==> run P <==
// ATM_TOP
module ATM_TOP #(parameter  P_WIDTH = 16,
                            B_WIDTH = 20, 
							C_WIDTH = 6)
( 
    input   wire                    clk,
    input   wire                    rst,
	input wire [C_WIDTH-1:0]         card_number,
	input wire                       card_in,
    input wire                      button_0,
    input wire                      button_1,
    input wire                      button_2,
    input wire                      button_3,
    input wire                      button_4,
    input wire                      button_5,
    input wire                      button_6,
    input wire                      button_7,
    input wire                      button_8,
    input wire                      button_9,
    input wire                      enter_button,
    input wire                      cancel_button,
    input wire                      withdraw_button,
    input wire                      deposit_button,
    input wire                      show_balance,
	input wire                      another_service,
    input wire                      English_button,
    input wire                      Arabic_button,
	input wire                      multiple_100_button,
    input wire                      multiple_1000_button,
    input wire     [B_WIDTH-1:0]     actual_deposit_value,
	input wire [31:0]                threshold,
	output wire	                         card_out,
	output wire  [B_WIDTH-1:0]     updated_balance,  
	output wire                    operation_done, 
	output wire                    error,
	output wire                    wrong_password
	);
wire  [B_WIDTH-1:0]         entry_value;
wire  [P_WIDTH-1:0]         password; 
wire  [B_WIDTH-1:0]         balance; 
wire                        pass_en; 
wire  [P_WIDTH-1:0]         in_password ;  
wire  [1:0]                 operation ;  
wire                         time_out ;  
wire                         start_timer ;  
wire                         restart_timer;  
wire     [1:0]               language ;
card_handling U0_card_handling (
    .clk(clk),
    .rst(rst),
    .card_number(card_number),
    .card_in(card_in),
	.card_out(card_out),
	.updated_balance(updated_balance),
    .password(password),
    .balance(balance),
  ...
==> flow/config.mk <==
export PLATFORM = sky130hd
export DESIGN_NAME = ATM_TOP
export DESIGN_NICKNAME = ATM_TOP
export VERILOG_FILES = /design/flow/design.v
export SDC_FILE = /design/flow/constraint.sdc
export NUM_CORES = 4
export LEC_CHECK = 0
export ABC_AREA = 0
export CAP_MARGIN = 20
export CORE_MARGIN = 2
export CORE_UTILIZATION = 72
export CTS_CLUSTER_DIAMETER = 196
export CTS_CLUSTER_SIZE = 13
export PLACE_DENSITY_LB_ADDON = 0.28
export SETUP_SLACK_MARGIN = 0.94
export SLEW_MARGIN = 20
==> flow/constraint.sdc <==
create_clock -name core_clock -period 3.39 [get_ports {clk}]
set_input_delay 0.6780 -clock core_clock [delete_from_list [all_inputs] [get_ports {clk}]]
set_output_delay 0.6780 -clock core_clock [all_outputs]
set_load 0.01 [all_outputs]
run.sh (not shown) runs the stock make flow with config.mk's settings and CLKGATE_MAP_FILE=.
==> inputs of run G, as changes to run P <==
==> flow/config.mk (replaced) <==
export PLATFORM = sky130hd
export DESIGN_NAME = ATM_TOP
export DESIGN_NICKNAME = ATM_TOP
export VERILOG_FILES = /design/flow/design.v
export SDC_FILE = /design/flow/constraint.sdc
export NUM_CORES = 4
export LEC_CHECK = 0
export CAP_MARGIN = 20
export CORE_MARGIN = 6
export CORE_UTILIZATION = 40
export CTS_CLUSTER_SIZE = 14
export SLEW_MARGIN = 20
export TNS_END_PERCENT = 85
==> flow/constraint.sdc (replaced) <==
create_clock -name core_clock -period 6.0 [get_ports {clk}]
set_input_delay 1.2000 -clock core_clock [delete_from_list [all_inputs] [get_ports {clk}]]
set_output_delay 1.2000 -clock core_clock [all_outputs]
set_load 0.01 [all_outputs]
==> inputs of run Z, as changes to run P <==
==> flow/config.mk (replaced) <==
export PLATFORM = sky130hd
export DESIGN_NAME = ATM_TOP
export DESIGN_NICKNAME = ATM_TOP
export VERILOG_FILES = /design/flow/design.v
export SDC_FILE = /design/flow/constraint.sdc
export NUM_CORES = 4
export LEC_CHECK = 0
export CAP_MARGIN = 20
export CORE_MARGIN = 2
export CORE_UTILIZATION = 61
export SETUP_SLACK_MARGIN = 0.88
export SLEW_MARGIN = 20
==> flow/constraint.sdc (replaced) <==
create_clock -name core_clock -period 3.96 [get_ports {clk}]
set_input_delay 0.7920 -clock core_clock [delete_from_list [all_inputs] [get_ports {clk}]]
set_output_delay 0.7920 -clock core_clock [all_outputs]
set_load 0.01 [all_outputs]
==> notes <==
- Run P failed in 5_1_grt, error GRT-0232. Run Z completed with no timing, DRC or antenna violations. Run G went through all stages and came out clean.
- Between run Z and run G, the lower wire length is in run Z (gap about 2%, measured against run G).
- Of run Z and run G, run G has the higher hold slack (gap 0.20 ns).
- Synthesized area is the same in run Z and run G.
- Worst setup slack: run G is higher than run Z (0.50 ns).
- Against run G, the total power of run Z is larger by about 50%.
- Between run G and run Z, the lower via count is in run G (gap 3.7%, measured against run Z).
- Between run G and run Z, the lower combinational power is in run G (gap 48%, measured against run Z).
- Between run G and run Z, the lower core utilization is in run G (gap 28 points).
- In synthesized cell count, run P and run G do not differ.
==> figures <==
item	run P	run Z	run G
Result of the run	aborted with a tool error	timing/DRC/antenna clean	timing/DRC/antenna clean
Stage where the flow stopped	5_1_grt	-	-
Reg power frac	-	0.431	0.436
OpenROAD warnings	-	41	38
Inverters excl. clock	-	52	52
Final estimated routing congestion in global placement	0.921	0.910	0.902
Number of tap cells inserted	-	390	600
Share of final layout cell area taken by non-clock buffers	-	0.0945	0.0592
Vias per std cell	-	6.14	5.62
Largest Pwr Group	-	sequential cells	sequential cells
Antenna-violating nets left	-	0	0
Maximum fanout count along the critical path	-	4	5
Horizontal die size	164 um	178 um	226 um
Register share of the cell area	-	0.398	0.415
Count of multi-input gates	-	1234	1234
Combinational power share	-	0.192	0.152
Switch share	-	0.277	0.268
Clock transition time at the flip-flop clock pins of the worst setup and hold paths	-	0.06 ns	0.06 ns
Via count	-	14200	13700
Combinational cell area excluding buffers and inverters	-	0.00936 mm2	0.00890 mm2
Power is estimated from default activity; no workload was simulated.
